$ cat design/flow/run.sh
#!/bin/bash
# the make line also repeats each setting of config.mk as NAME=value (left out here)
make -C /OpenROAD-flow-scripts/flow DESIGN_CONFIG=/design/flow/config.mk WORK_HOME=/design/flow/orfs CLKGATE_MAP_FILE= finish
$ cat design/flow/config.mk
export PLATFORM = sky130hd
export DESIGN_NAME = mat_mul
export DESIGN_NICKNAME = mat_mul
export VERILOG_FILES = /design/flow/design.v
export SDC_FILE = /design/flow/constraint.sdc
export NUM_CORES = 4
export LEC_CHECK = 0
export ABC_AREA = 0
export CAP_MARGIN = 30
export CELL_PAD_IN_SITES_DETAIL_PLACEMENT = 1
export CELL_PAD_IN_SITES_GLOBAL_PLACEMENT = 1
export CORE_MARGIN = 2
export CORE_UTILIZATION = 34
export CTS_CLUSTER_SIZE = 89
export GPL_ROUTABILITY_DRIVEN = 1
export GPL_TIMING_DRIVEN = 0
export HOLD_SLACK_MARGIN = 0.02
export PLACE_DENSITY_LB_ADDON = 0.2
export SETUP_SLACK_MARGIN = 0.07
export SLEW_MARGIN = 5
export TNS_END_PERCENT = 90
$ cat design/flow/constraint.sdc
create_clock -name core_clock -period 15.0 [get_ports {s00_axi_aclk}]
set_input_delay 3.0000 -clock core_clock [delete_from_list [all_inputs] [get_ports {s00_axi_aclk}]]
set_output_delay 3.0000 -clock core_clock [all_outputs]
set_load 0.01 [all_outputs]
$ cat design/flow/design.v
`timescale 1ns / 1ps
module mat_mul #
	(
        parameter integer DIM_LOG = 2,     
        parameter integer DIM = 2**DIM_LOG,
        parameter integer SIZE = DIM*DIM,
        parameter integer SIZE_LOG = 2*DIM_LOG,
        parameter integer DATA_WIDTH = 32
    )
    (
		input wire  s00_axi_aclk,
		input wire  s00_axi_aresetn,
		output wire  s00_axis_tready,
		input wire [DATA_WIDTH-1 : 0] s00_axis_tdata,
		input wire  s00_axis_tlast,
        input wire  s00_axis_tvalid,
		output wire  m00_axis_tvalid,
        output wire [DATA_WIDTH-1 : 0] m00_axis_tdata,
        output wire [(DATA_WIDTH/8)-1 : 0] m00_axis_tstrb,
        output wire  m00_axis_tlast,
        input wire  m00_axis_tready,
        input wire sel,
        input wire start
    );
	reg busy;               
	reg item_done;          
	reg matrix_done;        
	reg start_transfer;     
	reg transfer;           
	reg last_transfer;      
	reg mac_enable;         
    reg [DATA_WIDTH-1 : 0] mem_A [0 : SIZE-1];  
    reg [DATA_WIDTH-1 : 0] mem_B [0 : SIZE-1];  
    reg [DATA_WIDTH-1 : 0] mem_R [0 : SIZE-1];  
    reg [DATA_WIDTH-1 : 0] mat_A;    
    reg [DATA_WIDTH-1 : 0] mat_B;    
    reg [DATA_WIDTH-1 : 0] mat_R;    
    reg [SIZE_LOG-1 : 0] addr_stream_in;     
    reg [SIZE_LOG-1 : 0] addr_stream_out;    
    wire [SIZE_LOG-1 : 0] addr_A;    
    wire [SIZE_LOG-1 : 0] addr_B;    
    reg [SIZE_LOG-1 : 0] addr_R;     
    reg [DIM_LOG-1 : 0] row_cnt;     
    reg [DIM_LOG-1 : 0] col_cnt;     
    reg [DIM_LOG-1 : 0] tmp_cnt;     
    wire [DATA_WIDTH-1 : 0] mad;     
    reg [DATA_WIDTH-1 : 0] mac;      
    assign s00_axis_tready = !busy && !transfer && !start_transfer;  
    always @ (posedge s00_axi_aclk) begin
        if (!s00_axi_aresetn || s00_axis_tlast)
            addr_stream_in <= 0;
        else if (s00_axis_tready && s00_axis_tvalid)  
            addr_stream_in <= addr_stream_in + 1 ;  
    end
    always @ (posedge s00_axi_aclk) begin 
        if (!busy && !transfer && !start_transfer && s00_axis_tready && s00_axis_tvalid && !sel)  
            mem_A [addr_stream_in] <= s00_axis_tdata;
        if (busy)  
            mat_A <= mem_A [addr_A];
    end
    always @ (posedge s00_axi_aclk) begin
        if (!busy && !transfer && !start_transfer && s00_axis_tready && s00_axis_tvalid && sel)  
            mem_B [addr_stream_in] <= s00_axis_tdata;
        if (busy)  
            mat_B <= mem_B [addr_B];
    end
    assign m00_axis_tstrb = 4'hf;    
    assign m00_axis_tdata = mat_R;        
    assign m00_axis_tlast = last_transfer;        
    assign m00_axis_tvalid = transfer;       
    wire load_R = start_transfer || (transfer && m00_axis_tready && !last_transfer);
    always @ (posedge s00_axi_aclk) begin
        if (!s00_axi_aresetn || busy )  
            addr_stream_out <= 0;
        else if (load_R)  
            addr_stream_out <= addr_stream_out + 1 ;  
    end
    always @ (posedge s00_axi_aclk) begin
        if (!s00_axi_aresetn)
            start_transfer <= 0;
        else
            start_transfer <= matrix_done ;  
    end
    always @ (posedge s00_axi_aclk) begin
        if (!s00_axi_aresetn || (last_transfer && m00_axis_tready) )  
            transfer <= 0;
        else if (start_transfer)  
            transfer <= 1;
    end
    always @ (posedge s00_axi_aclk) begin
        if (!s00_axi_aresetn)
            last_transfer <= 0;
        else if (load_R)
            last_transfer <= (addr_stream_out == SIZE - 1) ;
        else if (transfer && m00_axis_tready)
            last_transfer <= 0;  
    end
    always @ (posedge s00_axi_aclk) begin
        if (item_done)  
            mem_R [addr_R] <= mad;  
        if (load_R)  
            mat_R <= mem_R [addr_stream_out];
    end
    always @ (posedge s00_axi_aclk) begin
        if (!s00_axi_aresetn || matrix_done )  
            busy <= 0;
        else if (start)  
            busy <= 1'b1;
    end
    always @ (posedge s00_axi_aclk) begin
        if (!s00_axi_aresetn)
            item_done <= 0;
        else
            item_done <= (tmp_cnt == DIM - 1) ;  
    end
    always @ (posedge s00_axi_aclk) begin
        if (!s00_axi_aresetn)
            matrix_done <= 0;
        else
            matrix_done <= (col_cnt == DIM-1) && (row_cnt == DIM-1) && (tmp_cnt == DIM-1) ;  
    end
    always @ (posedge s00_axi_aclk) begin
        if (!s00_axi_aresetn || (tmp_cnt == DIM ) || start )  
            tmp_cnt <= 0;
        else if (busy)  
            tmp_cnt <= tmp_cnt + 1;
    end
    always @ (posedge s00_axi_aclk) begin
        if (!s00_axi_aresetn || col_cnt==DIM && tmp_cnt==DIM || start )  
            col_cnt <= 0;
        else if (tmp_cnt==DIM -1 && col_cnt<DIM)  
            col_cnt <= col_cnt + 1;
    end
    always @ (posedge s00_axi_aclk) begin
        if (!s00_axi_aresetn || row_cnt==DIM && col_cnt==DIM && tmp_cnt==DIM || start )  
            row_cnt <= 0;
        else if (tmp_cnt==DIM -1 && col_cnt==DIM-1 && row_cnt<DIM)  
            row_cnt <= row_cnt + 1;
    end
    assign addr_A = row_cnt * DIM + tmp_cnt ;  
    assign addr_B = tmp_cnt * DIM + col_cnt ;  
    always @ (posedge s00_axi_aclk) begin
        if (!s00_axi_aresetn || start)
            addr_R <= 0;
        else if (item_done)  
            addr_R <= addr_R + 1;  
    end
    assign mad = mat_A * mat_B + mac;
    always @ (posedge s00_axi_aclk) begin
       if (!s00_axi_aresetn || item_done || start )  
           mac <= 0;
       else if (mac_enable)
           mac <= mad ;  
    end
    always @ (posedge s00_axi_aclk) begin
       if (!s00_axi_aresetn)
           mac_enable <= 0;
       else
           mac_enable <= busy ;  
    end
endmodule
==> results of run 1 <==
-- per-layer routing --
metal | track usage [%] | share of wire [%]
met1 | 26.3 | 43
met2 | 34.4 | 51
met3 | 2.50 | 3.8
met4 | 4.13 | 1.9
met5 | 0 | 0.012
-- cell type report --
cell class / count / area share [%]
clock buffer: 242 / 5.17
antenna: 12 / 0.0322
sequential: 1689 / 53.8
buffer: 219 / 0.942
clock inverter: 83 / 0.987
multi-input combinational: 2004 / 29.1
timing repair buffer: 235 / 3.69
tap: 3132 / 4.21
inverter: 509 / 2.05
-- through the flow --
step	utilization, %	std cells	hold slack, ns	cell area, um2
2_1_floorplan	-	4421	0.389	79700
3_3_place_gp	36.2	7626	0.470	84300
3_5_place_dp	37.4	7769	0.460	87100
4_1_cts	39.9	8094	0.498	92800
5_1_grt	40.0	8117	0.543	93100
6_report	40.0	8125	0.497	93100
==> metrics.cfg, run 1 <==
[critical_path]
crit_family=adder cells
path_depth=27
crit_end=mem_R[8][25]$_DFFE_PP_
critPathRequiredTime_ns=15.62
crit_path_start=mat_B[2]$_DFFE_PP_
path_buffers=8
worstPathMaxFanout=15
cpMostUsedCell=fa_1
cp-start-kind=register
critical_path_class=reg -> reg
worst_r2r_startpoint=mat_B[2]$_DFFE_PP_
cp.arrival_ns=9.88
slowest_stage=clkbuf_1
end_kind=register
cpPeakStageDelay_ns=0.68
r2r-end=mem_R[8][25]$_DFFE_PP_
r2r_slack_ns=5.73
rr_worst_depth=27

[route]
ant_nets=0
vias=40500
drt-total-wl_mm=230
drtIter0Drc=2930
drcViolationCount=0
drtPass1Iterations=7
drt-vias-per-instance=4.98
avgRoutedWirePerCell_um=28.4

[logic_synthesis]
mux_share_pct=14.0
synth-adder-area-share_pct=13.1
top_area_share_pct=61.5
synth_cells=4418
ys_area_mm2=0.0797
ys_sh_aoi_pct=0.801
top_area_cell=edfxtp_1
synth.most_common_cell=edfxtp_1
synthDistinctLibCells=56
ys_sh_simple_pct=4.53
synth-main-ff-cell=edfxtp_1
ys_cells=4418
synth-xor-area-share_pct=1.10
top_cells_by_count=1632 x edfxtp_1, 508 x inv_1, 480 x mux4_2
yosys-top-cells-area=edfxtp_1 62%, mux4_2 14%, fa_1 11%
synth-edff-count=1632
synth_warnings=1
synthArstFlopShare_pct=0
top_logic_kind=multiplexers
syn_area_per_cell_um2=18.0
ys_seq_share_pct=63.0
yosys_register_bits=1689
syn_area_mm2=0.0797

[sta]
fin_ws_ns=5.73
hold_violations=0
tightest_slew_ns=1.02
setup_violations=0
max_freq_mhz=108
timing.setup.tns_ns=0
max_slew_margin_pct=31.7
finalMaxSlewViolations=0
rsz0062_at_grt=false
finalClockSkew_ns=0.0923
timing.final.crit_period_ns=9.27
period_used_pct=61.8

[global_routing]
grt_usage_pct=19.7
grt_pass1_vias=44700
grt_pass1_wl_mm=333
grt.overflow.total=0
grt_max_degree=61
antenna_found_initial=22

[worst_hold_path]
min_from=mac[2]$_SDFFE_PP0P_
holdPathStages=2
min_to=mac[2]$_SDFFE_PP0P_
min-delay-path-class=reg -> reg

[die]
design.core.area_mm2=0.233
core.rowCount=177
fp.dieW_um=488
ios=78
fp-utilization_pct=34.2
die-area_mm2=0.238
die_h_um=488

[final_layout]
logic_area_mm2=0.0271
final-seq-area_mm2=0.0502
syn2layout_area_growth_pct=16.9
n_fill_cell=22600
fin_nets=5448

[cts]
cts_root_buf=clkbuf_16
cts_max_level=4
clockBufferDepth=3
clkSinkCount=1689
post-cts-setup-buffer-count=0
clkSlewWorstSetupHoldPaths_ns=0.06
ctsResizeCount=0
cts_tree=done
postCtsHoldBufs=0
clk_latency_ns=0.83
cts_buffers=177

[flow_run]
warnings=33
cap_violations=0

[placement]
place.gp.congestion=0.815
place_ws_ns=5.70
dp_hpwl_mm=165
numPortBuffers=73

[run_status]
status=no timing/DRC/antenna violations

==> run 2: changes to the inputs <==
- ABC_AREA: 0 -> not set
- CAP_MARGIN: 30 -> 20
- CELL_PAD_IN_SITES_DETAIL_PLACEMENT: 1 -> not set
- CELL_PAD_IN_SITES_GLOBAL_PLACEMENT: 1 -> 3
- CORE_ASPECT_RATIO: not set -> 1.14
- CORE_UTILIZATION: 34 -> 62
- CTS_CLUSTER_SIZE: 89 -> not set
- GPL_TIMING_DRIVEN: 0 -> 1
- HOLD_SLACK_MARGIN: 0.02 -> not set
- MAX_ROUTING_LAYER: not set -> met4
- MIN_ROUTING_LAYER: not set -> met2
- PLACE_DENSITY: not set -> 0.6
- PLACE_DENSITY_LB_ADDON: 0.2 -> not set
- SETUP_SLACK_MARGIN: 0.07 -> 2.42
- SLEW_MARGIN: 5 -> 15
- TNS_END_PERCENT: 90 -> not set
- clock period: 15.0 -> 10.0 ns (I/O delays scaled with it)
==> run 2 against run 1 <==
Net effect:
- critical path depth grew 1
- fmax grew 25%
- hold slack gained 0.00079 ns
- area after synthesis is the same
- register-to-register slack lost 3.1 ns
- die area shrank 45%
- core utilization grew 30 points
- clock skew shrank 0.013 ns
- flip-flop count is the same
- worst setup slack lost 3.1 ns
- cell count shrank 20%
- first-iteration DRC count grew to 3.7 times the previous value
==> metrics.cfg, run 2 <==
[run_status]
status=no timing/DRC/antenna violations

[placement]
numPortBuffers=73
dp_hpwl_mm=116
place.gp.congestion=0.898
place_ws_ns=1.50

[critical_path]
crit_end=mem_R[10][25]$_DFFE_PP_
crit_family=adder cells
crit_path_start=mat_A[14]$_DFFE_PP_
worst_r2r_startpoint=mat_A[14]$_DFFE_PP_
slowest_stage=fa_1
critPathRequiredTime_ns=10.66
worstPathMaxFanout=8
cpMostUsedCell=fa_1
cp.arrival_ns=8.08
rr_worst_depth=28
path_buffers=9
r2r-end=mem_R[10][25]$_DFFE_PP_
critical_path_class=reg -> reg
cpPeakStageDelay_ns=0.55
path_depth=28
r2r_slack_ns=2.58
cp-start-kind=register
end_kind=register

[sta]
max_freq_mhz=135
finalClockSkew_ns=0.0790
tightest_slew_ns=1.13
timing.setup.tns_ns=0
fin_ws_ns=2.58
max_slew_margin_pct=24.7
setup_violations=0
finalMaxSlewViolations=0
rsz0062_at_grt=true
hold_violations=0
timing.final.crit_period_ns=7.42
period_used_pct=74.2

[logic_synthesis]
top_area_share_pct=61.5
synth_cells=4418
synthArstFlopShare_pct=0
synth.most_common_cell=edfxtp_1
ys_area_mm2=0.0797
synth-main-ff-cell=edfxtp_1
syn_area_mm2=0.0797
yosys_register_bits=1689
top_cells_by_count=1632 x edfxtp_1, 508 x inv_1, 480 x mux4_2
synth-xor-area-share_pct=1.10
synth-edff-count=1632
ys_seq_share_pct=63.0
yosys-top-cells-area=edfxtp_1 62%, mux4_2 14%, fa_1 11%
mux_share_pct=14.0
synth_warnings=1
top_logic_kind=multiplexers
ys_sh_simple_pct=4.53
synth-adder-area-share_pct=13.1
syn_area_per_cell_um2=18.0
top_area_cell=edfxtp_1
ys_cells=4418
synthDistinctLibCells=56
ys_sh_aoi_pct=0.801

[die]
design.core.area_mm2=0.128
fp-utilization_pct=62.4
die-area_mm2=0.131
fp.dieW_um=340
ios=78
die_h_um=387
core.rowCount=140

[global_routing]
antenna_found_initial=1
grt_max_degree=70
grt_pass1_wl_mm=303
grt_usage_pct=48.8
grt.overflow.total=0
grt_pass1_vias=62100

[route]
drtPass1Iterations=9
drtIter0Drc=10700
drt-total-wl_mm=210
avgRoutedWirePerCell_um=32.1
ant_nets=0
drcViolationCount=0
vias=53300
drt-vias-per-instance=8.16

[cts]
cts_max_level=4
cts_tree=done
clkSlewWorstSetupHoldPaths_ns=0.07
clockBufferDepth=3
clk_latency_ns=0.83
clkSinkCount=1689
cts_buffers=160
cts_root_buf=clkbuf_16

[flow_run]
warnings=41
cap_violations=0

[worst_hold_path]
min-delay-path-class=reg -> reg
min_from=mac[15]$_SDFFE_PP0P_
holdPathStages=2
min_to=mac[15]$_SDFFE_PP0P_

[final_layout]
n_fill_cell=7932
syn2layout_area_growth_pct=12.7
fin_nets=5297

run 2: layout make-up:
type	instances	area, um2	share of cell area, %
flip-flops and latches	1689	50200	55.9
multi-input cells	2004	27300	30.4
clock buffers	202	4220	4.70
repair buffers	320	3070	3.42
well taps	1704	2130	2.37
inverters	509	1910	2.13
clock inverters	89	945	1.05
diodes	14	35.0	0.0390
run 2: timing repair:
| item | in CTS | in global routing |
|---|---|---|
| setup endpoints to repair | 185 | 205 |
| buffers inserted | 63 | 48 |
| pin swaps | 1 | 24 |
| gates cloned | 0 | 1 |
| gates resized | 10 | 61 |
| hold buffers | 0 | 0 |
run 2: metrics by stage:
step           hold slack (ns)  cells  instance area (um2)  util (%)
6_report                 0.498   6531                89800      70.3
5_1_grt                  0.522   6524                89800      70.3
4_1_cts                  0.500   6450                88800      69.5
3_5_place_dp             0.482   6096                82900      64.9
3_3_place_gp             0.475   6096                82900      64.9
2_1_floorplan            0.389   4421                79700         -
run 2: routing by layer:
layer | track usage (%) | wire, um
met1 | - | 0
met2 | 59.3 | 107000
met3 | 59.1 | 81600
met4 | 9.21 | 20800
met5 | - | 0
==> run 3: changes to the inputs <==
- ABC_AREA: not set -> 0
- CELL_PAD_IN_SITES_DETAIL_PLACEMENT: not set -> 2
- CORE_ASPECT_RATIO: 1.14 -> not set
- CORE_MARGIN: 2 -> 5
- CORE_UTILIZATION: 62 -> 18
- GPL_ROUTABILITY_DRIVEN: 1 -> not set
- MIN_ROUTING_LAYER: met2 -> not set
- PLACE_DENSITY: 0.6 -> 0.9
- SETUP_SLACK_MARGIN: 2.42 -> 2.79
- SLEW_MARGIN: 15 -> 20
- TNS_END_PERCENT: not set -> 15
- clock period: 10.0 -> 9.33 ns (I/O delays scaled with it)
==> run 3 against run 2 <==
Net effect:
- cell count up 65%
- global-route usage down 37 points
- fmax down 1.9%
- critical path depth down 2
- critical endpoint is now mem_R[8][25]$_DFFE_PP_
==> metrics.cfg, run 3 <==
[sta]
setup_violations=0
finalMaxSlewViolations=0
hold_ws_ns=0.516
timing.final.crit_period_ns=7.56
finalClockSkew_ns=0.110
period_used_pct=81.0
max_freq_mhz=132
max_slew_margin_pct=26.1
rsz0062_at_grt=true
hold_violations=0
tightest_slew_ns=1.10
timing.setup.tns_ns=0

[critical_path]
r2r_slack_ns=1.77
path_depth=26
rr_worst_depth=26
crit_family=adder cells
path_buffers=7
cp-start-kind=register
crit_end=mem_R[8][25]$_DFFE_PP_
end_kind=register
slowest_stage=fa_1
critPathRequiredTime_ns=9.90
critical_path_class=reg -> reg
worstPathMaxFanout=16
cpPeakStageDelay_ns=0.56
worst_r2r_startpoint=mat_A[18]$_DFFE_PP_
cp.arrival_ns=8.13
cpMostUsedCell=fa_1
crit_path_start=mat_A[18]$_DFFE_PP_
r2r-end=mem_R[8][25]$_DFFE_PP_

[logic_synthesis]
synth.most_common_cell=edfxtp_1
syn_area_mm2=0.0797
synth-xor-area-share_pct=1.10
ys_sh_aoi_pct=0.801
ys_seq_share_pct=63.0
top_logic_kind=multiplexers
ys_area_mm2=0.0797
top_cells_by_count=1632 x edfxtp_1, 508 x inv_1, 480 x mux4_2
top_area_share_pct=61.5
synth_warnings=1
syn_area_per_cell_um2=18.0
synth_cells=4418
top_area_cell=edfxtp_1
mux_share_pct=14.0
ys_sh_simple_pct=4.53
synthArstFlopShare_pct=0
yosys_register_bits=1689
synth-edff-count=1632
synth-main-ff-cell=edfxtp_1
synthDistinctLibCells=56
yosys-top-cells-area=edfxtp_1 62%, mux4_2 14%, fa_1 11%
synth-adder-area-share_pct=13.1
ys_cells=4418

[route]
drt-vias-per-instance=3.94
ant_nets=0
drt-total-wl_mm=260
drtIter0Drc=4344
drcViolationCount=0
avgRoutedWirePerCell_um=24.1
dr_wl_met2_mm=137
vias=42400
drtPass1Iterations=5
wl_met3_mm=14.2
m1WireLength_mm=100
top_layer_used=met4

[final_layout]
fin_nets=5336
syn2layout_area_growth_pct=20.0
fin_util_pct=21.7
final_cells=10800

[flow_run]
warnings=40
cap_violations=0

[worst_hold_path]
min_from=mac[3]$_SDFFE_PP0P_
holdPathStages=2
min-delay-path-class=reg -> reg
min_to=mac[3]$_SDFFE_PP0P_

[die]
design.core.area_mm2=0.441
fp.dieW_um=675
ios=78
fp-utilization_pct=18.1
die-area_mm2=0.456
die_h_um=675
core.rowCount=244

[cts]
cts_tree=done
cts_max_level=4
clockBufferDepth=4
cts_buffers=183
clkSinkCount=1689
postCtsHoldBufs=0
clk_latency_ns=0.89
cts_root_buf=clkbuf_16
clkSlewWorstSetupHoldPaths_ns=0.08

[placement]
numPortBuffers=73
place.gp.congestion=0.802
dp_hpwl_mm=161
dp.cells=10300

[global_routing]
grt.overflow.total=0
grt_max_degree=121
antenna_found_initial=28
grt_usage_pct=11.5
grt_pass1_vias=48300
grt_pass1_wl_mm=371

[run_status]
status=no timing/DRC/antenna violations

run 3: cell type report:
type	instances	area, um2
clock buffer	233	4890
multi-input combinational	2004	27500
clock inverter	90	624
antenna	12	30.0
timing repair buffer	336	3020
sequential	1689	50200
tap	5904	7390
inverter	509	1910
fill	47200	346000
run 3: stage by stage:
step	setup slack [ns]	instance area, um2
3_3_place_gp	1.44	88200
4_1_cts	2.01	95400
3_5_place_dp	1.03	88200
2_1_floorplan	2.51	80000
6_report	1.77	95600
5_1_grt	1.62	95500
run 3: per-layer routing:
| layer | vias to the layer above | GRT usage, % |
|---|---|---|
| met2 | 1668 | 20.5 |
| met5 | - | - |
| met4 | 0 | 3.20 |
| li1 | 16800 | - |
| met1 | 23500 | 13.5 |
| met3 | 485 | 1.58 |
run 3: timing repair:
item,CTS,global route
gates cloned,2,0
buffers inserted,138,17
setup endpoints to repair,357,357
gates resized,67,32
pin swaps,37,32
==> run 4: changes to the inputs <==
- ABC_AREA: 0 -> 1
- CELL_PAD_IN_SITES_DETAIL_PLACEMENT: 2 -> not set
- CELL_PAD_IN_SITES_GLOBAL_PLACEMENT: 3 -> not set
- CORE_MARGIN: 5 -> 2
- CORE_UTILIZATION: 18 -> 72
- CTS_CLUSTER_SIZE: not set -> 36
- GPL_TIMING_DRIVEN: 1 -> not set
- MAX_ROUTING_LAYER: met4 -> not set
- PLACE_DENSITY: 0.9 -> 0.6
- SETUP_SLACK_MARGIN: 2.79 -> not set
- TNS_END_PERCENT: 15 -> not set
- clock period: 9.33 -> 6.07 ns (I/O delays scaled with it)
==> run 4 against run 3 <==
Net effect:
- now fails the layout checks on setup timing
- cell area down 0.19%
- flip-flop count unchanged
- fmax up 9.2%
- hold slack worse by 0.072 ns
- global-route usage up 25 points
- critical path depth unchanged
- cell count down 18%
- via count up 27%
- non-clock buffer count up 150
==> metrics.cfg, run 4 <==
[run_status]
status=failed layout checks
violations=setup timing

[cts]
cts_tree=done
postCtsHoldBufs=0
cts_root_buf=clkbuf_16
clk_latency_ns=0.81
cts_buffers=163
clkSlewWorstSetupHoldPaths_ns=0.06
cts_max_level=4
clockBufferDepth=3
clkSinkCount=1689

[global_routing]
grt_pass1_wl_mm=318
antenna_found_initial=10
grt_pass1_vias=54100
grt_usage_pct=36.3
grt_max_degree=193
grt.overflow.total=0

[die]
ios=78
fp-utilization_pct=72.3
die_h_um=345
core.rowCount=125
fp.dieW_um=345
die-area_mm2=0.119
design.core.area_mm2=0.116

[critical_path]
end_kind=register
crit_family=adder cells
cpMostUsedCell=fa_1
path_buffers=11
critPathRequiredTime_ns=6.62
critical_path_class=reg -> reg
worst_r2r_startpoint=mat_B[6]$_DFFE_PP_
slowest_stage=fa_1
crit_end=mem_R[8][28]$_DFFE_PP_
cpPeakStageDelay_ns=0.59
cp-start-kind=register
crit_path_start=mat_B[6]$_DFFE_PP_
path_depth=26
r2r-end=mem_R[8][28]$_DFFE_PP_
cp.arrival_ns=7.48
worstPathMaxFanout=8
rr_worst_depth=26
r2r_slack_ns=-0.86

[logic_synthesis]
synthArstFlopShare_pct=0
synth-edff-count=1632
synth-adder-area-share_pct=12.5
syn_area_per_cell_um2=12.2
top_cells_by_count=1632 x edfxtp_1, 1166 x inv_1, 848 x nand2_1
synth-xor-area-share_pct=0.459
yosys_register_bits=1689
synth.most_common_cell=edfxtp_1
mux_share_pct=3.91
synth-main-ff-cell=edfxtp_1
yosys-top-cells-area=edfxtp_1 59%, fa_1 10%, inv_1 5.2%
top_logic_kind=adder cells
ys_sh_aoi_pct=9.49
synthDistinctLibCells=51
ys_cells=6873
ys_area_mm2=0.0837
syn_area_mm2=0.0837
ys_sh_simple_pct=6.37
synth_warnings=1
top_area_share_pct=58.6
ys_seq_share_pct=59.9
synth_cells=6873
top_area_cell=edfxtp_1

[sta]
period_used_pct=114
setup_violations=374
tightest_slew_ns=1.16
max_freq_mhz=144
fin_ws_ns=-0.856
rsz0062_at_grt=true
hold_violations=0
timing.final.crit_period_ns=6.93
hold_ws_ns=0.444
finalMaxSlewViolations=0
finalClockSkew_ns=0.0547
max_slew_margin_pct=22.6

[final_layout]
logic_area_mm2=0.0287
final-seq-area_mm2=0.0502
fin_nets=7738
syn2layout_area_growth_pct=14.0
final_area_mm2=0.0954
n_fill_cell=6349

[route]
drtIter0Drc=5300
drt-vias-per-instance=6.16
ant_nets=0
drt-total-wl_mm=213
drtPass1Iterations=7
vias=54100
drcViolationCount=0
avgRoutedWirePerCell_um=24.3

[placement]
place_ws_ns=-0.969
dp_hpwl_mm=131
numPortBuffers=73
place.gp.congestion=0.890
dpl-instance-area_mm2=0.0887

[worst_hold_path]
min_to=busy$_SDFFE_PP0P_
min_from=matrix_done$_SDFF_PN0_
holdPathStages=1
min-delay-path-class=reg -> reg

[flow_run]
cap_violations=0
warnings=62

run 4: what timing repair did:
item                                    CTS  global route
pin swaps                                36            62
endpoints found under the hold margin     0             0
setup buffers                            19            23
endpoints found under the setup margin  374           387
cloned                                    4             6
gates resized                            71           115
run 4: routing by layer:
layer,vias to the layer above,track usage (%),share of wire [%]
li1,23900,-,-
met1,26800,47.1,36
met2,2783,60.4,50
met3,614,5.71,8.8
met4,8,17.8,5.4
met5,-,0,0.030
run 4: metrics by stage:
step | cells | setup TNS [ns] | util, %
5_1_grt | 8784 | -301.09 | 82.4
3_5_place_dp | 8431 | -259.46 | 76.7
2_1_floorplan | 6876 | -82.35 | -
6_report | 8785 | -224.84 | 82.4
3_3_place_gp | 8431 | -232.08 | 76.7
4_1_cts | 8752 | -220.91 | 81.8
run 4: final cells by class:
type	count	area share [%]
Sequential cell	1689	52.6
Tap cell	1524	2.00
Timing Repair Buffer	486	4.87
Antenna cell	3	0.00787
Clock buffer	204	4.61
Clock inverter	94	1.09
Inverter	1180	4.66
Multi-Input combinational cell	3605	30.1
==> run 5: changes to the inputs <==
- CTS_CLUSTER_DIAMETER: not set -> 79
- CTS_CLUSTER_SIZE: 36 -> not set
- clock period: 6.07 -> 5.38 ns (I/O delays scaled with it)
==> run 5 against run 4 <==
Net effect:
- still fails the layout checks on setup timing
- register-to-register slack worse by 0.77 ns
- sequential share of layout area up 0.059 points
- fmax fell by 1.2%
- cell count hardly changed
- first-iteration DRC count up 7.7%
- area after synthesis stayed put
- core utilization decreased by 0.093 points
- flip-flop count did not move
- die area unchanged
- count of clock-buffer cells in the layout unchanged
- hold slack improved by 0.031 ns
==> metrics.cfg, run 5 <==
[run_status]
status=failed layout checks
violations=setup timing

[logic_synthesis]
ys_cells=6873
synth_cells=6873
synthDistinctLibCells=51
mux_share_pct=3.91
synth_warnings=1
yosys-top-cells-area=edfxtp_1 59%, fa_1 10%, inv_1 5.2%
synth-xor-area-share_pct=0.459
ys_seq_share_pct=59.9
top_logic_kind=adder cells
syn_area_per_cell_um2=12.2
synthArstFlopShare_pct=0
yosys_register_bits=1689
synth-main-ff-cell=edfxtp_1
ys_area_mm2=0.0837
synth-adder-area-share_pct=12.5
top_cells_by_count=1632 x edfxtp_1, 1166 x inv_1, 848 x nand2_1
synth.most_common_cell=edfxtp_1
top_area_cell=edfxtp_1
syn_area_mm2=0.0837
ys_sh_aoi_pct=9.49
top_area_share_pct=58.6
synth-edff-count=1632
ys_sh_simple_pct=6.37

[sta]
finalMaxSlewViolations=0
rsz0062_at_grt=true
hold_ws_ns=0.475
setup_violations=408
fin_ws_ns=-1.63
hold_violations=0
tightest_slew_ns=1.14
period_used_pct=130
timing.final.crit_period_ns=7.01
finalClockSkew_ns=0.0649
max_slew_margin_pct=23.8
max_freq_mhz=143

[cts]
clkSinkCount=1689
clockBufferDepth=3
clk_latency_ns=0.82
clkSlewWorstSetupHoldPaths_ns=0.06
cts_root_buf=clkbuf_16
cts_max_level=4
cts_tree=done
cts_buffers=163

[final_layout]
syn2layout_area_growth_pct=13.8
fin_nets=7740
final_cells=8786

[critical_path]
critPathRequiredTime_ns=6.03
r2r-end=mac[27]$_SDFFE_PP0P_
rr_worst_depth=30
crit_end=mac[27]$_SDFFE_PP0P_
path_buffers=13
cpPeakStageDelay_ns=0.58
crit_family=adder cells
end_kind=register
r2r_slack_ns=-1.63
crit_path_start=mat_B[5]$_DFFE_PP_
cp.arrival_ns=7.66
critical_path_class=reg -> reg
worstPathMaxFanout=8
path_depth=30
worst_r2r_startpoint=mat_B[5]$_DFFE_PP_
cp-start-kind=register
cpMostUsedCell=fa_1
slowest_stage=fa_1

[route]
vias=54000
drcViolationCount=0
drtPass1Iterations=7
drtIter0Drc=5710
drt-total-wl_mm=213
drt-vias-per-instance=6.15
ant_nets=0
avgRoutedWirePerCell_um=24.3

[die]
core.rowCount=125
fp-utilization_pct=72.3
design.core.area_mm2=0.116
die-area_mm2=0.119
fp.dieW_um=345
ios=78
die_h_um=345

[worst_hold_path]
min-delay-path-class=reg -> reg
min_from=mac[0]$_SDFFE_PP0P_
min_to=mac[0]$_SDFFE_PP0P_
holdPathStages=2

[flow_run]
warnings=54
cap_violations=0

[placement]
dp_hpwl_mm=130
dp.cells=8447
numPortBuffers=73
place.gp.congestion=0.902
place_ws_ns=-1.64

[global_routing]
grt_pass1_wl_mm=318
grt_pass1_vias=53700
antenna_found_initial=10
grt_max_degree=193
grt_usage_pct=36.4
grt.overflow.total=0

run 5: area by class of cell:
class	count	area [um2]
diodes	4	10.0
clock buffers	204	4340
clock inverters	92	1100
fillers	6348	20500
inverters	1180	4440
multi-input cells	3605	28700
flip-flops and latches	1689	50200
well taps	1524	1910
repair buffers	488	4600
run 5: metal layers:
layer	vias up	wire length, um	share of wire [%]	global-route usage (%)
li1	23900	-	-	-
met3	591	19700	9.2	6.79
met1	26700	76400	36	46.6
met4	10	11400	5.3	17.7
met2	2792	106000	50	60.6
met5	-	69	0.032	0
run 5: timing repair:
item / 4_1_cts / 5_1_grt
endpoints found under the setup margin: 408 / 408
setup buffers: 21 / 14
gates cloned: 3 / 4
resized: 110 / 44
hold buffers: 0 / 0
pin swaps: 47 / 46
run 5: stage by stage:
| step | cell area (um2) | TNS, ns | util, % |
|---|---|---|---|
| after floorplan | 84200 | -311.92 | - |
| after global placement | 88900 | -490.37 | 76.8 |
| after detailed placement | 88900 | -514.13 | 76.8 |
| after CTS | 95000 | -470.01 | 82.1 |
| after global routing | 95300 | -573.78 | 82.3 |
| final | 95300 | -492.24 | 82.3 |
==> run 6: changes to the inputs <==
- CTS_CLUSTER_DIAMETER: 79 -> not set
- CTS_CLUSTER_SIZE: not set -> 53
- GPL_ROUTABILITY_DRIVEN: not set -> 1
- HOLD_SLACK_MARGIN: not set -> 0.29
- PLACE_DENSITY: 0.6 -> not set
- PLACE_DENSITY_LB_ADDON: not set -> 0.03
- SETUP_SLACK_MARGIN: not set -> 0.07
- clock period: 5.38 -> 4.8 ns (I/O delays scaled with it)
==> run 6 against run 5 <==
Net effect:
- the layout still fails its checks (setup timing)
- flip-flop count is the same
- core utilization grew 0.066 points
- global-route usage grew 0.17 points
- die area is the same
- worst setup slack lost 0.39 ns
- area after synthesis is the same
- cell count is essentially flat
- register-to-register slack lost 0.39 ns
- clock skew grew 0.016 ns
- count of clock-buffer cells in the layout grew 8
- critical path type unchanged
==> metrics.cfg, run 6 <==
[final_layout]
fin_util_pct=82.4
final_area_mm2=0.0953
fin_nets=7745
final-seq-area_mm2=0.0502
final_cells=8789
n_fill_cell=6343
syn2layout_area_growth_pct=13.9
logic_area_mm2=0.0287

[logic_synthesis]
yosys_register_bits=1689
ys_seq_share_pct=59.9
synth-edff-count=1632
synth-main-ff-cell=edfxtp_1
synthArstFlopShare_pct=0
mux_share_pct=3.91
ys_area_mm2=0.0837
synth-xor-area-share_pct=0.459
synth_warnings=1
syn_area_per_cell_um2=12.2
top_cells_by_count=1632 x edfxtp_1, 1166 x inv_1, 848 x nand2_1
ys_sh_simple_pct=6.37
yosys-top-cells-area=edfxtp_1 59%, fa_1 10%, inv_1 5.2%
synth.most_common_cell=edfxtp_1
ys_sh_aoi_pct=9.49
synth_cells=6873
top_logic_kind=adder cells
synth-adder-area-share_pct=12.5
synthDistinctLibCells=51
ys_cells=6873
top_area_share_pct=58.6
syn_area_mm2=0.0837
top_area_cell=edfxtp_1

[route]
drt-total-wl_mm=214
drtIter0Drc=5791
drt-vias-per-instance=6.17
ant_nets=0
vias=54200
drtPass1Iterations=6
avgRoutedWirePerCell_um=24.3
drcViolationCount=0

[die]
die_h_um=345
design.core.area_mm2=0.116
die-area_mm2=0.119
core.rowCount=125
fp.dieW_um=345
ios=78
fp-utilization_pct=72.3

[worst_hold_path]
min-delay-path-class=reg -> reg
holdPathStages=1
min_to=busy$_SDFFE_PP0P_
min_from=matrix_done$_SDFF_PN0_

[sta]
rsz0062_at_grt=true
fin_ws_ns=-2.01
finalMaxSlewViolations=0
setup_violations=441
hold_violations=0
timing.final.crit_period_ns=6.81
period_used_pct=142
max_freq_mhz=147
finalClockSkew_ns=0.0808
max_slew_margin_pct=23.7
tightest_slew_ns=1.14

[critical_path]
crit_end=mem_R[2][28]$_DFFE_PP_
worstPathMaxFanout=5
rr_worst_depth=24
critPathRequiredTime_ns=5.36
r2r_slack_ns=-2.01
cp-start-kind=register
path_buffers=10
slowest_stage=fa_1
cpMostUsedCell=fa_1
path_cells=buf_6, buf_6, nand2_1, inv_1, fa_1, inv_1, fa_1, fa_1, inv_1, fa_1, fa_1, fa_1, fa_1, inv_2, fa_1, inv_1, ha_4, a21o_1, a211oi_2, nand3_2, xor2_4, buf_12, buf_6, buf_16
cp.arrival_ns=7.38
crit_family=adder cells
critical_path_class=reg -> reg
worst_r2r_startpoint=mat_A[18]$_DFFE_PP_
cpPeakStageDelay_ns=0.58
end_kind=register
path_depth=24
crit_path_start=mat_A[18]$_DFFE_PP_
r2r-end=mem_R[2][28]$_DFFE_PP_

[cts]
clk_latency_ns=0.82
cts_root_buf=clkbuf_16
cts_tree=done
postCtsHoldBufs=0
clkSlewWorstSetupHoldPaths_ns=0.06
clockBufferDepth=3
cts_buffers=163
clkSinkCount=1689
cts_max_level=4

[placement]
numPortBuffers=73
place.gp.congestion=0.909
place_ws_ns=-2.24
dp_hpwl_mm=132
dpl-instance-area_mm2=0.0892
dp.cells=8457

[run_status]
violations=setup timing
status=failed layout checks

[global_routing]
grt_pass1_vias=54800
grt_pass1_wl_mm=322
antenna_found_initial=11
grt_usage_pct=36.6
grt.overflow.total=0
grt_max_degree=161

[flow_run]
cap_violations=0
warnings=57

==> run 6: repair_timing <==
action | in CTS | in global routing
endpoints found under the setup margin | 442 | 442
setup buffers | 20 | 6
cloned | 5 | 0
pin swaps | 27 | 8
gates resized | 103 | 40
==> run 6: routing by layer <==
layer / vias up / track usage (%) / wire (um)
li1: 23900 / - / -
met1: 26700 / 46.5 / 75600
met2: 2916 / 60.2 / 105000
met3: 666 / 7.22 / 20500
met4: 8 / 19.4 / 12200
met5: - / 0 / 43
==> run 6: final cells by class <==
class | count | share of cell area [%]
Timing Repair Buffer | 493 | 5.09
Tap cell | 1524 | 2.00
Inverter | 1180 | 4.66
Clock inverter | 81 | 1.03
Clock buffer | 212 | 4.50
Sequential cell | 1689 | 52.6
Multi-Input combinational cell | 3605 | 30.1
Antenna cell | 5 | 0.0131
==> run 6: metrics by stage <==
stage	hold slack [ns]	TNS (ns)
6_report	0.459	-672.16
5_1_grt	0.476	-781.22
4_1_cts	0.442	-677.19
3_5_place_dp	0.427	-724.68
3_3_place_gp	0.428	-697.64
2_1_floorplan	0.400	-543.37
==> run 7: changes to the inputs <==
- ABC_AREA: 1 -> not set
- CELL_PAD_IN_SITES_GLOBAL_PLACEMENT: not set -> 1
- CORE_ASPECT_RATIO: not set -> 0.94
- CORE_UTILIZATION: 72 -> 18
- CTS_CLUSTER_SIZE: 53 -> 68
- GPL_ROUTABILITY_DRIVEN: 1 -> 0
- GPL_TIMING_DRIVEN: not set -> 1
- HOLD_SLACK_MARGIN: 0.29 -> not set
- MIN_ROUTING_LAYER: not set -> met1
- PLACE_DENSITY: not set -> 0.82
- PLACE_DENSITY_LB_ADDON: 0.03 -> not set
- SETUP_SLACK_MARGIN: 0.07 -> -0.11
- TNS_END_PERCENT: not set -> 30
- clock period: 4.8 -> 15.0 ns (I/O delays scaled with it)
==> run 7 against run 6 <==
Net effect:
- the run now finishes clean
- count of clock-buffer cells in the layout is 17 lower
- critical path depth rose by 1
- global-route usage fell by 28 points
- synthesized cell count decreased by 36%
- first-iteration DRC count shrank 11%
- routed wire length down 6.0%
- clock skew fell by 0.018 ns
- largest cell class unchanged
==> metrics.cfg, run 7 <==
[logic_synthesis]
ys_cells=4418
synth-main-ff-cell=edfxtp_1
synth_warnings=1
synth-adder-area-share_pct=13.1
synth-xor-area-share_pct=1.10
synth_cells=4418
syn_area_per_cell_um2=18.0
top_area_share_pct=61.5
top_logic_kind=multiplexers
ys_area_mm2=0.0797
synth-edff-count=1632
synth.most_common_cell=edfxtp_1
synthDistinctLibCells=56
syn_area_mm2=0.0797
ys_seq_share_pct=63.0
yosys_register_bits=1689
mux_share_pct=14.0
synthArstFlopShare_pct=0
yosys-top-cells-area=edfxtp_1 62%, mux4_2 14%, fa_1 11%
ys_sh_simple_pct=4.53
top_area_cell=edfxtp_1
top_cells_by_count=1632 x edfxtp_1, 508 x inv_1, 480 x mux4_2
ys_sh_aoi_pct=0.801

[critical_path]
end_kind=register
rr_worst_depth=25
r2r-end=mem_R[13][25]$_DFFE_PP_
path_depth=25
cp-start-kind=register
crit_family=adder cells
worstPathMaxFanout=29
cpMostUsedCell=fa_1
crit_path_start=mat_B[3]$_DFFE_PP_
worst_r2r_startpoint=mat_B[3]$_DFFE_PP_
critical_path_class=reg -> reg
critPathRequiredTime_ns=15.42
cp.arrival_ns=9.12
slowest_stage=edfxtp_1
r2r_slack_ns=6.30
crit_end=mem_R[13][25]$_DFFE_PP_
cpPeakStageDelay_ns=1.03
path_buffers=6

[sta]
finalMaxSlewViolations=0
timing.final.crit_period_ns=8.70
tightest_slew_ns=1.08
hold_violations=0
max_freq_mhz=115
setup_violations=0
rsz0062_at_grt=false
max_slew_margin_pct=27.7
timing.setup.tns_ns=0
finalClockSkew_ns=0.0632
period_used_pct=58.0

[final_layout]
fin_nets=5147
fin_util_pct=21.1
n_fill_cell=45600
syn2layout_area_growth_pct=16.5

[global_routing]
grt_max_degree=71
grt.overflow.total=0
busiest_layer=met2
antenna_found_initial=35
grt_usage_pct=8.72
grt_pass1_wl_mm=295
use_met2_pct=14.1
use_met1_pct=11.9
grt_use_met3_pct=1.89
grt_pass1_vias=42600

[die]
die_h_um=649
design.core.area_mm2=0.440
core.rowCount=236
ios=78
die-area_mm2=0.448
fp.dieW_um=690
fp-utilization_pct=18.1

[route]
drcViolationCount=0
drt-vias-per-instance=3.85
drtPass1Iterations=5
avgRoutedWirePerCell_um=19.2
drt-total-wl_mm=201
vias=40400
drtIter0Drc=5126
ant_nets=0

[cts]
clockBufferDepth=4
clk_latency_ns=0.83
cts_root_buf=clkbuf_16
clkSlewWorstSetupHoldPaths_ns=0.07
cts_tree=done
cts_max_level=4
clkSinkCount=1689
postCtsHoldBufs=0
cts_buffers=155
ctsResizeCount=0
post-cts-setup-buffer-count=0

[worst_hold_path]
holdPathStages=1
min_from=matrix_done$_SDFF_PN0_
min_to=busy$_SDFFE_PP0P_
min-delay-path-class=reg -> reg

[run_status]
status=no timing/DRC/antenna violations

[placement]
dp_hpwl_mm=121
numPortBuffers=73

[flow_run]
warnings=32
cap_violations=0

## run 7: metal layers
| layer | share of wire (%) | up-vias |
|---|---|---|
| li1 | - | 16400 |
| met1 | 40 | 21500 |
| met2 | 47 | 2130 |
| met3 | 10 | 404 |
| met4 | 2.5 | 16 |
| met5 | 0.046 | - |
## run 7: final cells by class
cell class,count,area (um2),share of cell area [%]
diodes,6,15.0,0.0162
clock buffers,195,4150,4.47
clock inverters,72,738,0.795
inverters,509,1910,2.06
multi-input cells,2004,27100,29.2
flip-flops and latches,1689,50200,54.1
well taps,5831,7300,7.86
repair buffers,175,1450,1.56
## run 7: metrics by stage
stage                     instance area [um2]  worst slack (ns)  cells  hold slack [ns]
after detailed placement                87900              6.38  10200            0.410
after global routing                    92800              5.98  10500            0.422
final                                   92800              6.30  10500            0.390
after CTS                               92800              6.31  10500            0.406
after floorplan                         79700              7.63   4421            0.389
after global placement                  87900              6.61  10200            0.398
==> run 8: changes to the inputs <==
- ABC_AREA: not set -> 1
- CELL_PAD_IN_SITES_GLOBAL_PLACEMENT: 1 -> not set
- CORE_ASPECT_RATIO: 0.94 -> 1.46
- CORE_UTILIZATION: 18 -> 72
- CTS_CLUSTER_DIAMETER: not set -> 63
- CTS_CLUSTER_SIZE: 68 -> not set
- GPL_ROUTABILITY_DRIVEN: 0 -> not set
- GPL_TIMING_DRIVEN: 1 -> not set
- MIN_ROUTING_LAYER: met1 -> not set
- PLACE_DENSITY: 0.82 -> 0.6
- SETUP_SLACK_MARGIN: -0.11 -> not set
- SLEW_MARGIN: 20 -> 35
- TNS_END_PERCENT: 30 -> not set
- clock period: 15.0 -> 4.8 ns (I/O delays scaled with it)
==> run 8 against run 7 <==
Net effect:
- now fails the layout checks on setup timing
- area after synthesis grew 5.1%
- register-to-register slack worse by 8.4 ns
- cell area increased by 2.7%
- largest cell class unchanged
==> metrics.cfg, run 8 <==
[logic_synthesis]
synth-edff-count=1632
synth-main-ff-cell=edfxtp_1
top_cells_by_count=1632 x edfxtp_1, 1166 x inv_1, 848 x nand2_1
syn_area_mm2=0.0837
synth-adder-area-share_pct=12.5
synth-xor-area-share_pct=0.459
yosys-top-cells-area=edfxtp_1 59%, fa_1 10%, inv_1 5.2%
synth.most_common_cell=edfxtp_1
ys_area_mm2=0.0837
ys_seq_share_pct=59.9
synthDistinctLibCells=51
ys_sh_simple_pct=6.37
synth_warnings=1
top_area_share_pct=58.6
synth_cells=6873
top_area_cell=edfxtp_1
ys_cells=6873
yosys_register_bits=1689
synthArstFlopShare_pct=0
syn_area_per_cell_um2=12.2
mux_share_pct=3.91
top_logic_kind=adder cells
ys_sh_aoi_pct=9.49

[cts]
clk_latency_ns=0.81
clkSinkCount=1689
clockBufferDepth=3
cts_root_buf=clkbuf_16
cts_buffers=150
clkSlewWorstSetupHoldPaths_ns=0.06
postCtsHoldBufs=0
cts_tree=done
cts_max_level=4

[sta]
hold_violations=0
finalClockSkew_ns=0.0657
timing.setup.tns_ns=-726.99
timing.final.crit_period_ns=6.91
hold_ws_ns=0.483
max_freq_mhz=145
fin_ws_ns=-2.11
setup_violations=425
period_used_pct=144
finalMaxSlewViolations=0
max_slew_margin_pct=35.0
rsz0062_at_grt=true
tightest_slew_ns=0.975

[die]
fp.dieW_um=286
fp-utilization_pct=72.4
die_h_um=416
ios=78
design.core.area_mm2=0.116
core.rowCount=151
die-area_mm2=0.119

[global_routing]
grt.overflow.total=0
antenna_found_initial=9
grt_max_degree=162
grt_pass1_wl_mm=321
grt_usage_pct=36.6
grt_pass1_vias=55000

[final_layout]
syn2layout_area_growth_pct=13.9
final_cells=8783
fin_util_pct=82.4
fin_nets=7742

[route]
vias=54100
ant_nets=0
drt-total-wl_mm=215
drcViolationCount=0
drt-vias-per-instance=6.16
drtIter0Drc=5996
avgRoutedWirePerCell_um=24.5
drtPass1Iterations=8

[critical_path]
cpPeakStageDelay_ns=0.63
critPathRequiredTime_ns=5.47
crit_end=mac[29]$_SDFFE_PP0P_
cp.arrival_ns=7.58
cp-start-kind=register
path_depth=30
rr_worst_depth=30
worst_r2r_startpoint=mat_A[17]$_DFFE_PP_
r2r_slack_ns=-2.11
path_buffers=11
crit_path_start=mat_A[17]$_DFFE_PP_
crit_family=adder cells
critical_path_class=reg -> reg
cpMostUsedCell=inv_2
worstPathMaxFanout=17
r2r-end=mac[29]$_SDFFE_PP0P_
end_kind=register
slowest_stage=fa_2

[worst_hold_path]
min_from=matrix_done$_SDFF_PN0_
holdPathStages=1
min-delay-path-class=reg -> reg
min_to=busy$_SDFFE_PP0P_

[placement]
dp_hpwl_mm=134
place.gp.congestion=0.919
dp.cells=8453
numPortBuffers=73

[run_status]
status=failed layout checks
violations=setup timing

[flow_run]
cap_violations=0
warnings=53

==> run 8: through the flow <==
| stage | worst slack [ns] | area [um2] |
|---|---|---|
| finish | -2.11 | 95300 |
| global route | -2.32 | 95300 |
| detailed placement | -2.32 | 89100 |
| global placement | -2.18 | 89000 |
| CTS | -2.18 | 94600 |
| floorplan | -1.77 | 84200 |
==> run 8: metal layers <==
layer	wire (um)	GRT usage [%]
met2	111000	63.3
met5	32	0
met3	17000	5.26
met1	74100	44.6
met4	13200	20.0
==> run 8: final cells by class <==
type | count | area (um2)
Sequential cell | 1689 | 50200
Multi-Input combinational cell | 3605 | 28900
Fill cell | 6384 | 20300
Timing Repair Buffer | 503 | 4930
Inverter | 1180 | 4440
Clock buffer | 185 | 3980
Tap cell | 1530 | 1910
Clock inverter | 86 | 945
Antenna cell | 5 | 12.5
==> run 8: repair_timing <==
item / CTS / global route
setup buffers: 28 / 21
resized: 73 / 158
cloned: 3 / 2
pin swaps: 45 / 55
endpoints found under the setup margin: 425 / 442
==> run 9: changes to the inputs <==
- CORE_ASPECT_RATIO: 1.46 -> 1.36
- CTS_CLUSTER_DIAMETER: 63 -> 66
- CTS_CLUSTER_SIZE: not set -> 10
- SLEW_MARGIN: 35 -> 20
- clock period: 4.8 -> 4.84 ns (I/O delays scaled with it)
==> run 9 against run 8 <==
Net effect:
- still fails the layout checks on setup timing
- global-route usage rose by 0.064 points
- cell area is 0.17% lower
- cell count fell by 0.27%
- critical path depth fell by 2
- largest cell class unchanged
- highest routed layer unchanged
==> metrics.cfg, run 9 <==
[run_status]
status=failed layout checks
violations=setup timing

[logic_synthesis]
top_area_share_pct=58.6
synth.most_common_cell=edfxtp_1
mux_share_pct=3.91
syn_area_mm2=0.0837
yosys-top-cells-area=edfxtp_1 59%, fa_1 10%, inv_1 5.2%
yosys_register_bits=1689
synth-adder-area-share_pct=12.5
synth-edff-count=1632
ys_seq_share_pct=59.9
ys_cells=6873
synth_warnings=1
synth_cells=6873
synthDistinctLibCells=51
synth-xor-area-share_pct=0.459
ys_area_mm2=0.0837
top_cells_by_count=1632 x edfxtp_1, 1166 x inv_1, 848 x nand2_1
top_area_cell=edfxtp_1
ys_sh_aoi_pct=9.49
syn_area_per_cell_um2=12.2
ys_sh_simple_pct=6.37
top_logic_kind=adder cells
synth-main-ff-cell=edfxtp_1
synthArstFlopShare_pct=0

[critical_path]
cpMostUsedCell=fa_1
end_kind=register
crit_path_start=mat_A[13]$_DFFE_PP_
crit_family=adder cells
r2r-end=mac[29]$_SDFFE_PP0P_
r2r_slack_ns=-2.13
cpPeakStageDelay_ns=0.57
rr_worst_depth=28
critical_path_class=reg -> reg
crit_end=mac[29]$_SDFFE_PP0P_
worstPathMaxFanout=8
critPathRequiredTime_ns=5.48
cp-start-kind=register
path_depth=28
worst_r2r_startpoint=mat_A[13]$_DFFE_PP_
path_buffers=9
cp.arrival_ns=7.61
slowest_stage=fa_1

[sta]
max_freq_mhz=144
fin_ws_ns=-2.13
finalMaxSlewViolations=0
hold_violations=0
hold_ws_ns=0.459
rsz0062_at_grt=true
finalClockSkew_ns=0.0868
tightest_slew_ns=1.20
period_used_pct=144
max_slew_margin_pct=20.1
timing.final.crit_period_ns=6.97
setup_violations=425

[final_layout]
n_fill_cell=6333
fin_util_pct=82.7
syn2layout_area_growth_pct=13.7
final-seq-area_mm2=0.0502
final_cells=8759
fin_nets=7756
logic_area_mm2=0.0285

[global_routing]
antenna_found_initial=13
busiest_layer=met2
use_met2_pct=62.2
grt_usage_pct=36.7
use_met1_pct=44.3
grt_max_degree=130
grt.overflow.total=0
grt_pass1_vias=55200
grt_pass1_wl_mm=320
grt_use_met3_pct=5.68

[route]
drtPass1Iterations=6
vias=54300
avgRoutedWirePerCell_um=24.5
drtIter0Drc=5519
drt-total-wl_mm=214
ant_nets=0
drt-vias-per-instance=6.20
drcViolationCount=0

[worst_hold_path]
min_from=matrix_done$_SDFF_PN0_
min-delay-path-class=reg -> reg
holdPathStages=2
min_to=start_transfer$_SDFF_PN0_

[placement]
place.gp.congestion=0.914
dp.cells=8478
numPortBuffers=73
place_ws_ns=-2.26
dp_hpwl_mm=133

[die]
design.core.area_mm2=0.115
fp.dieW_um=296
die_h_um=402
ios=78
core.rowCount=145
die-area_mm2=0.119
fp-utilization_pct=72.8

[flow_run]
cap_violations=0
warnings=53

[cts]
clk_latency_ns=0.83
cts_tree=done
clkSinkCount=1689
cts_root_buf=clkbuf_16
postCtsHoldBufs=0
clockBufferDepth=3
clkSlewWorstSetupHoldPaths_ns=0.05
cts_max_level=4
cts_buffers=188

-- run 9: final cells by class --
class	count	share of cell area, %
antenna	7	0.0184
tap	1543	2.03
timing repair buffer	479	4.94
clock buffer	239	5.17
inverter	1180	4.67
multi-input combinational	3605	30.0
sequential	1689	52.7
clock inverter	17	0.420
-- run 9: stage by stage --
| stage | TNS [ns] | cell area [um2] |
|---|---|---|
| floorplan | -527.05 | 84200 |
| global placement | -727.85 | 89200 |
| detailed placement | -746.51 | 89200 |
| CTS | -706.40 | 94800 |
| global route | -785.85 | 95100 |
| finish | -691.61 | 95100 |
-- run 9: routing by layer --
| layer | part of all wire, % | vias to the layer above | wire (um) |
|---|---|---|---|
| met5 | 0.029 | - | 63 |
| met4 | 6.6 | 10 | 14200 |
| met3 | 8.5 | 695 | 18100 |
| met2 | 51 | 2802 | 109000 |
| met1 | 34 | 26900 | 72800 |
| li1 | - | 23900 | - |
-- run 9: what timing repair did --
item / 4_1_cts / 5_1_grt
endpoints found under the setup margin: 426 / 442
gates resized: 42 / 42
gates cloned: 1 / 2
setup buffers: 8 / 5
pin swaps: 19 / 8
==> run 10: changes to the inputs <==
- ABC_AREA: 1 -> not set
- CELL_PAD_IN_SITES_DETAIL_PLACEMENT: not set -> 2
- CELL_PAD_IN_SITES_GLOBAL_PLACEMENT: not set -> 3
- CORE_ASPECT_RATIO: 1.36 -> not set
- CORE_UTILIZATION: 72 -> 66
- CTS_CLUSTER_DIAMETER: 66 -> not set
- CTS_CLUSTER_SIZE: 10 -> 59
- HOLD_SLACK_MARGIN: not set -> -0.08
- MAX_ROUTING_LAYER: not set -> met4
- MIN_ROUTING_LAYER: not set -> met2
- PLACE_DENSITY: 0.6 -> not set
- PLACE_DENSITY_LB_ADDON: not set -> 0.22
- SETUP_SLACK_MARGIN: not set -> 1.32
- SLEW_MARGIN: 20 -> 0
- TNS_END_PERCENT: not set -> 95
- clock period: 4.84 -> 6.02 ns (I/O delays scaled with it)
==> run 10 against run 9 <==
Net effect:
- the run now fails in global placement without I/O
- synthesized cell count decreased by 36%
- die area increased by 3.7%
- area after synthesis decreased by 4.8%
==> metrics.cfg, run 10 <==
[run_status]
status=stopped before the end
lastStage=global placement without I/O
error=[ERROR FLW-0024] Place density exceeds 1.0 (current PLACE_DENSITY_LB_ADDON =  0.22). Please check if the value of  PLACE_DENSITY_LB_ADDON is between 0 and 0.99.

[logic_synthesis]
yosys-top-cells-area=edfxtp_1 62%, mux4_2 14%, fa_1 11%
synth-edff-count=1632
top_area_share_pct=61.5
synth-adder-area-share_pct=13.1
ys_seq_share_pct=63.0
synth-main-ff-cell=edfxtp_1
ys_sh_simple_pct=4.53
mux_share_pct=14.0
synth.most_common_cell=edfxtp_1
syn_area_mm2=0.0797
synth-xor-area-share_pct=1.10
top_logic_kind=multiplexers
top_area_cell=edfxtp_1
synthDistinctLibCells=56
synth_cells=4418
top_cells_by_count=1632 x edfxtp_1, 508 x inv_1, 480 x mux4_2
yosys_register_bits=1689
ys_cells=4418
ys_sh_aoi_pct=0.801
synth_warnings=1
syn_area_per_cell_um2=18.0
ys_area_mm2=0.0797
synthArstFlopShare_pct=0

[die]
fp-utilization_pct=66.5
die-area_mm2=0.123
fp.dieW_um=351
core.rowCount=127
design.core.area_mm2=0.120
die_h_um=351

==> run 11: changes to the inputs <==
- CELL_PAD_IN_SITES_DETAIL_PLACEMENT: 2 -> not set
- CELL_PAD_IN_SITES_GLOBAL_PLACEMENT: 3 -> not set
- CORE_UTILIZATION: 66 -> 64
- CTS_CLUSTER_SIZE: 59 -> not set
- HOLD_SLACK_MARGIN: -0.08 -> not set
- MAX_ROUTING_LAYER: met4 -> not set
- MIN_ROUTING_LAYER: met2 -> not set
- PLACE_DENSITY: not set -> 0.6
- PLACE_DENSITY_LB_ADDON: 0.22 -> not set
- SETUP_SLACK_MARGIN: 1.32 -> not set
- SLEW_MARGIN: 0 -> 20
- TNS_END_PERCENT: 95 -> not set
- clock period: 6.02 -> 5.51 ns (I/O delays scaled with it)
==> run 11 against run 10 <==
Net effect:
- area after synthesis unchanged
- the layout now fails its checks (setup timing)
- synthesized cell count unchanged
- die area increased by 3.1%
==> metrics.cfg, run 11 <==
[run_status]
status=failed layout checks
violations=setup timing

[logic_synthesis]
top_logic_kind=multiplexers
ys_sh_simple_pct=4.53
synth-xor-area-share_pct=1.10
syn_area_per_cell_um2=18.0
synthArstFlopShare_pct=0
synth_warnings=1
top_area_share_pct=61.5
top_cells_by_count=1632 x edfxtp_1, 508 x inv_1, 480 x mux4_2
syn_area_mm2=0.0797
mux_share_pct=14.0
ys_seq_share_pct=63.0
synth.most_common_cell=edfxtp_1
synth-adder-area-share_pct=13.1
yosys_register_bits=1689
synth-main-ff-cell=edfxtp_1
top_area_cell=edfxtp_1
yosys-top-cells-area=edfxtp_1 62%, mux4_2 14%, fa_1 11%
ys_area_mm2=0.0797
synthDistinctLibCells=56
ys_cells=4418
synth_cells=4418
ys_sh_aoi_pct=0.801
synth-edff-count=1632

[sta]
finalClockSkew_ns=0.0559
hold_violations=0
max_slew_margin_pct=25.7
max_freq_mhz=141
timing.setup.tns_ns=-436.29
timing.final.crit_period_ns=7.08
setup_violations=391
tightest_slew_ns=1.11
rsz0062_at_grt=true
finalMaxSlewViolations=0
period_used_pct=128
fin_ws_ns=-1.57

[final_layout]
syn2layout_area_growth_pct=14.6
n_fill_cell=7498
final_area_mm2=0.0913
fin_nets=5440

[critical_path]
crit_path_start=mat_B[8]$_DFFE_PP_
path_depth=25
r2r_slack_ns=-1.57
rr_worst_depth=25
critical_path_class=reg -> reg
end_kind=register
worstPathMaxFanout=16
slowest_stage=fa_1
path_buffers=8
cp-start-kind=register
cp.arrival_ns=7.62
worst_r2r_startpoint=mat_B[8]$_DFFE_PP_
crit_family=adder cells
critPathRequiredTime_ns=6.05
cpPeakStageDelay_ns=0.56
cpMostUsedCell=fa_1
r2r-end=mem_R[9][29]$_DFFE_PP_
crit_end=mem_R[9][29]$_DFFE_PP_

[route]
drt-vias-per-instance=6.13
drtPass1Iterations=5
avgRoutedWirePerCell_um=28.6
ant_nets=0
drt-total-wl_mm=189
vias=40500
drtIter0Drc=3976
drcViolationCount=0

[global_routing]
grt.overflow.total=0
grt_pass1_vias=43200
grt_usage_pct=31.0
grt_max_degree=70
grt_pass1_wl_mm=282
antenna_found_initial=7

[cts]
cts_root_buf=clkbuf_16
cts_tree=done
clockBufferDepth=3
clkSinkCount=1689
clkSlewWorstSetupHoldPaths_ns=0.06
cts_max_level=4
postCtsHoldBufs=0
clk_latency_ns=0.81
cts_buffers=166

[worst_hold_path]
min-delay-path-class=reg -> reg
min_from=matrix_done$_SDFF_PN0_
holdPathStages=1
min_to=busy$_SDFFE_PP0P_

[die]
fp.dieW_um=357
design.core.area_mm2=0.124
die-area_mm2=0.127
core.rowCount=129
fp-utilization_pct=64.4
ios=78
die_h_um=357

[placement]
dpl-instance-area_mm2=0.0852
numPortBuffers=73
dp_hpwl_mm=118
place_ws_ns=-1.81
place.gp.congestion=0.899

[flow_run]
warnings=38
cap_violations=0

-- run 11: routing by layer --
| layer | up-vias | wire, um | GRT usage [%] |
|---|---|---|---|
| li1 | 17000 | - | - |
| met1 | 21600 | 72400 | 42.1 |
| met2 | 1508 | 98500 | 52.9 |
| met3 | 321 | 12500 | 4.82 |
| met4 | 0 | 5480 | 8.90 |
| met5 | - | 0 | 0 |
-- run 11: metrics by stage --
stage	hold slack (ns)	utilization, %	cells
4_1_cts	0.401	73.6	6583
5_1_grt	0.413	73.8	6602
3_5_place_dp	0.390	68.9	6261
6_report	0.400	73.8	6602
2_1_floorplan	0.389	-	4421
3_3_place_gp	0.391	68.9	6260
-- run 11: layout make-up --
cell class	count	area (um2)	area share (%)
Sequential cell	1689	50200	55.0
Multi-Input combinational cell	2006	27600	30.2
Clock buffer	206	4370	4.78
Timing Repair Buffer	455	4190	4.59
Tap cell	1637	2050	2.24
Inverter	509	1910	2.09
Clock inverter	98	1040	1.13
Antenna cell	2	5.00	0.00548
-- run 11: what timing repair did --
action | 4_1_cts | 5_1_grt
pin swaps | 32 | 31
endpoints found under the setup margin | 391 | 408
setup buffers | 16 | 15
gates resized | 50 | 55
cloned | 2 | 3
